## apb_top
module apb_top #(parameter DATA_WIDTH = 32 , parameter ADDR_WIDTH = 32) (
		output [DATA_WIDTH-1:0]	PRDATA_o,
		input 					PCLK_i,
		input 					PRESETn_i,
		input [DATA_WIDTH-1:0]	PWRDATA_i,
		input [ADDR_WIDTH-1:0]	PADDR_i,
		input 					PWRITE_i,
		input 					PREADY_i,
		input 					EVENT_i
);
Size in the first run: roughly 1000 flip-flops, about 0.045 mm² of cells after synthesis.
Settings: LEC_CHECK=0, ABC_AREA=1, CAP_MARGIN=20, CELL_PAD_IN_SITES_DETAIL_PLACEMENT=2, CORE_MARGIN=2, CORE_UTILIZATION=29, CTS_CLUSTER_SIZE=42, MAX_ROUTING_LAYER=met4, MIN_ROUTING_LAYER=met2, PLACE_DENSITY_LB_ADDON=0.22, SETUP_SLACK_MARGIN=0.38, SLEW_MARGIN=40; clock period 5.12 ns.
run.sh (not shown) runs the stock make flow with config.mk's settings and CLKGATE_MAP_FILE=.
Next try:
Settings changed: ABC_AREA 1 to not set, CELL_PAD_IN_SITES_DETAIL_PLACEMENT 2 to not set, CORE_ASPECT_RATIO set to 1.43, CORE_UTILIZATION 29 to 52, CTS_CLUSTER_SIZE 42 to not set, MAX_ROUTING_LAYER met4 to not set, MIN_ROUTING_LAYER met2 to met1, PLACE_DENSITY_LB_ADDON 0.22 to not set, SETUP_SLACK_MARGIN 0.38 to 1.03, SLEW_MARGIN 40 to 30.
Clock period 5.12 ns to 4.83 ns, I/O delays scaled along.
Result: Non-clock buffer count rose by 75. Sequential share of layout area rose by 5.7 points. Clock power fell by 12%. Clock-buffer cell count fell by 20. Clock skew fell by 0.025 ns. Power fell by 3.4%. Area after synthesis fell by 11%. Final cell count fell by 50%.
Next try:
Settings changed: CORE_ASPECT_RATIO 1.43 to not set, CORE_UTILIZATION 52 to 40, MIN_ROUTING_LAYER met1 to not set, SETUP_SLACK_MARGIN 1.03 to not set, SLEW_MARGIN 30 to 20.
Clock period 4.83 ns to 6.0 ns, I/O delays scaled along.
=> Total power came out lower by 18%; global-route usage drops by 6.9 points; worst setup slack got worse by 0.37 ns; clock power falls by 15%.

---

Setup of run A:
The RTL this note starts from:
==> flow/design.v <==
`timescale 1ns / 1ps
module apb_master #(parameter DATA_WIDTH = 32, parameter ADDR_WIDTH = 32) (
		output 					PSEL,
		output 					PENABLE,
		output  [ADDR_WIDTH-1:0] PADDR,
		output  [DATA_WIDTH-1:0]	PWRDATA,
		output  					PWRITE,
		output  [DATA_WIDTH-1:0]	PRDATA_o,
		input  [DATA_WIDTH-1:0]	PRDATA,
		input  [DATA_WIDTH-1:0] data_i,
		input  [ADDR_WIDTH-1:0]	addr_i,
		input 					PCLK,
		input 					PRESETn,
		input 					PREADY,
		input 					evnt_trig_i,
		input 					pwrite_i
);
parameter IDLE = 2'd0;
parameter SETUP = 2'd1;
parameter ACCESS = 2'd2;
reg [1:0]	state, next_state;
always@(posedge PCLK) begin
	if(!PRESETn)
		state <= IDLE ;
	else
		state <= next_state ;
end
always@(*) begin
	case(state)
		IDLE : begin
			if (evnt_trig_i)
				next_state <= SETUP ;
			else 
				next_state <= IDLE;
		end
		SETUP : next_state <= ACCESS;
		ACCESS : begin
			if(PREADY)
				next_state <= IDLE ;
			else 
				next_state <= ACCESS ;
		end
		default : next_state <= IDLE ;
	endcase
end
assign PSEL = PRESETn ? (state != IDLE) : 1'b0;
assign PENABLE = (state == ACCESS) ;
assign PWRITE = pwrite_i;
assign PWRDATA = data_i;
assign PADDR = addr_i;
assign PRDATA_o = PRDATA;
endmodule
`timescale 1ns / 1ps
module APB_slave #( parameter DATA_WIDTH = 32, parameter ADDR_WIDTH = 32)(
    output  reg [DATA_WIDTH-1:0] PRDATA,
    output                       PREADY_o,
    input                    PREADY,
    input   [DATA_WIDTH-1:0] PWRDATA, 
    input   [ADDR_WIDTH-1:0] PADDR,
    input                    PCLK,
    input                    PRESETn,
    input                    PWRITE,
    input                    PENABLE,
    input                    PSEL
    );
    parameter  IDLE   = 2'd0, SETUP = 2'd1, ACCESS =2'd2;
    reg [DATA_WIDTH-1:0]    APB_MEM [ADDR_WIDTH-1:0];
    reg [1:0] prsnt_state , next_state ;
    always@(posedge PCLK , negedge PRESETn) begin   
        if(!PRESETn)
            prsnt_state <= IDLE ;
        else 
            prsnt_state <= next_state ;
    end
   always@(* ) begin
        next_state <= prsnt_state;
        case (prsnt_state)
            IDLE : begin
                if(PSEL )
                    next_state <= SETUP;        
                else 
                    next_state <= IDLE;
            end
            SETUP : begin
                if(PENABLE)
                    next_state <= ACCESS;
                else 
                    next_state <= IDLE;
            end
            ACCESS : begin
                if(PREADY) begin
                    if(!PSEL) 
                        next_state <= IDLE ;
                    else
                        next_state <= SETUP ;
                end
                else 
                    next_state <= ACCESS;
            end
            default : next_state <= IDLE;
        endcase
   end
   always@(*) begin
         if(!PRESETn)
            PRDATA = 32'd0;
         else begin
            if((next_state == ACCESS) && !PWRITE && (PADDR < ADDR_WIDTH))
                PRDATA = APB_MEM[PADDR];
            else 
                PRDATA = 32'd0;    
         end
   end
   always@(posedge PCLK) begin
         if((next_state == ACCESS) && PWRITE && (PADDR < ADDR_WIDTH))
            APB_MEM[PADDR] <= PWRDATA ;
   end
   assign PREADY_o = PREADY ;
endmodule
`timescale 1ns / 1ps
module apb_top #(parameter DATA_WIDTH = 32 , parameter ADDR_WIDTH = 32) (
		output [DATA_WIDTH-1:0]	PRDATA_o,
		input 					PCLK_i,
		input 					PRESETn_i,
		input [DATA_WIDTH-1:0]	PWRDATA_i,
		input [ADDR_WIDTH-1:0]	PADDR_i,
		input 					PWRITE_i,
		input 					PREADY_i,
		input 					EVENT_i
);
	wire [DATA_WIDTH-1:0]	p_rd_intr, pwrdata_intr, paddr_intr;
	wire 					p_ready_intr, psel_intr, pena_intr, pwrite_intr;				
	apb_master  #(.DATA_WIDTH(DATA_WIDTH), .ADDR_WIDTH(ADDR_WIDTH))  master_inst(
		.PCLK(PCLK_i),
		.PRESETn(PRESETn_i),
		.evnt_trig_i(EVENT_i),
		.data_i(PWRDATA_i),
		.addr_i(PADDR_i),
		.pwrite_i(PWRITE_i),
		.PRDATA(p_rd_intr),
		.PREADY(p_ready_intr),
		.PSEL(psel_intr),
		.PENABLE(pena_intr),
		.PADDR(paddr_intr),
		.PWRDATA(pwrdata_intr),
		.PWRITE(pwrite_intr),
		.PRDATA_o(PRDATA_o)
	);
	APB_slave #(.DATA_WIDTH(DATA_WIDTH), .ADDR_WIDTH(ADDR_WIDTH)) slave_inst(
		.PREADY(PREADY_i),
		.PWRDATA(pwrdata_intr), 
		.PADDR(paddr_intr),
		.PCLK(PCLK_i),
		.PRESETn(PRESETn_i),
		.PWRITE(pwrite_intr),
		.PENABLE(pena_intr),
		.PSEL(psel_intr),
		.PRDATA(p_rd_intr),
		.PREADY_o(p_ready_intr)
	);
endmodule
==> flow/config.mk <==
export PLATFORM = sky130hd
export DESIGN_NAME = apb_top
export DESIGN_NICKNAME = apb_top
export VERILOG_FILES = /design/flow/design.v
export SDC_FILE = /design/flow/constraint.sdc
export NUM_CORES = 4
export LEC_CHECK = 0
export CAP_MARGIN = 20
export CORE_MARGIN = 2
export CORE_UTILIZATION = 72
export PLACE_DENSITY = 0.65
export SETUP_SLACK_MARGIN = 0.73
export SLEW_MARGIN = 20
==> flow/constraint.sdc <==
create_clock -name core_clock -period 3.11 [get_ports {PCLK_i}]
set_input_delay 0.6220 -clock core_clock [delete_from_list [all_inputs] [get_ports {PCLK_i}]]
set_output_delay 0.6220 -clock core_clock [all_outputs]
set_load 0.01 [all_outputs]
Every stage of run A finished as expected; the final checks, on the other hand, flagged setup timing, which means the layout fails.
The following lists how run B was set up differently from run A:
Settings: CTS_CLUSTER_SIZE now 10, previously not set; CTS_CLUSTER_DIAMETER now 351, previously not set; SETUP_SLACK_MARGIN now 0.94, was 0.73; PLACE_DENSITY no longer set, was 0.65; ABC_AREA now 1, previously not set; the clock period (ns, I/O delays scaled along) now 3.17, was 3.11.
### Flow results
| run B | all stages done | FAIL | setup timing |
Changes observed in run B relative to run A: flop count held, number of nets in the synthesized netlist higher.
[compare] base=run A new=run B: met2 layer usage reported by global route closely matched the old numbers, worst-case headroom to the max-slew limit shows a reduction of 8.2 points, placed standard-cell area moved up.
Compared with run A, run B shows via count of the first global-routing pass that has gone up by more than a quarter.
Run B ends up with a share of synthesized cell area in and-or and or-and compound cells that is 1.4 points lower than in run A.
Run A ended up with a221oi_1 as its slowest cell on the critical path; run B ended up with nor2_4.
On worst setup margin, run B does better than run A.
Compared with run A, run B shows a lower sequential share of layout area.
Taking run A over run B, the power density over the cells ratio works out to 1.11.
Input-level comparison between run C and run B:
Settings: CTS_CLUSTER_DIAMETER removed (was 351); GPL_TIMING_DRIVEN newly set to 0; CELL_PAD_IN_SITES_DETAIL_PLACEMENT newly set to 0; SETUP_SLACK_MARGIN changed from 0.94 to 0.63; CORE_UTILIZATION changed from 72 to 40; CTS_CLUSTER_SIZE removed (was 10); the clock period (ns, I/O delays scaled along) changed from 3.17 to 6.0.
## What came out
| via count | higher: run B |
Share of the cycle needed by the critical path after routing: run C vs run B down 13 points
Nothing crashed in run B and all stages finished; the problem is that the final layout failed, the offending checks being setup timing.
Run C | status: complete | timing, DRC, antenna: pass
Fraction of the core area occupied by cells at floorplan: run C vs run B down 32 points
Setup TNS after final layout in run C is 0.18 ns above run B.
[compare] base=run B new=run C: count of clock-buffer cells in the layout went up, initial antenna violation count has decreased, full die area went up about 80%, height of the die saw an increase.
The final-layout worst hold slack on run C is in line with that on run B.
Relative to run B, number of buffer and inverter stages on the critical path has decreased by 3 in run C.
Modified inputs, run D compared to run C
Settings: CELL_PAD_IN_SITES_DETAIL_PLACEMENT: 0 -> unset; CORE_UTILIZATION: 40 -> 72; SETUP_SLACK_MARGIN: 0.63 -> 0.76; ABC_AREA: 1 -> unset; CAP_MARGIN: 20 -> 5; PLACE_DENSITY: unset -> 0.65; CTS_CLUSTER_DIAMETER: unset -> 90; GPL_TIMING_DRIVEN: 0 -> unset; the clock period (ns, I/O delays scaled along): 6.0 -> 3.12.
Notes after the runs:
In the flow results for run D and run C, the detailed-placement wirelength estimate is larger on run C. Taking run C over run D, the static leakage ratio works out to 1.2. The layout from run D, despite a flow that completed every stage, fails the layout checks, with the failing checks listed as setup timing. Note that the synthesized chip area reported by yosys recorded for run D amounts to 0.894 times the value seen in run C. Relative to run C, number of signal-net buffers in the layout has gone up in run D. The well-tap cell count of run D falls short of that of run C by 784. Cmp run D and run C / width of the die / lower: run D. When run D is measured against run C, its count of clock-buffer cells in the layout turns out 12 lower. From run C to run D the numbers moved as follows: clock transition at the registers of the reported paths has increased; H-tree level count held steady; final routed wirelength across all metal layers decreased by 2.6% relative to the old numbers.
Input-level comparison between run E and run D:
Settings: removing CTS_CLUSTER_DIAMETER (formerly 90); changing CORE_UTILIZATION from 72 to 28; changing CAP_MARGIN from 5 to 20; removing SETUP_SLACK_MARGIN (formerly 0.76); removing PLACE_DENSITY (formerly 0.65); changing the clock period (ns, I/O delays scaled along) from 3.12 to 8.26.
Run E reached the final stage; the timing, DRC and antenna checks on its layout passed.
Run E vs run D — final core area utilization dropped 59 points.
Relative to run D, post-route clock period utilization has decreased by 35 points in run E.
Placed standard-cell area, run E and run D: higher on run D
Sequential share of layout area, run E and run D: larger value in run E
Going from run D to run E, the core utilization at floorplan was found to have gone down by 44 points.
No activity file was given, so power comes from the tool's default toggle rates.
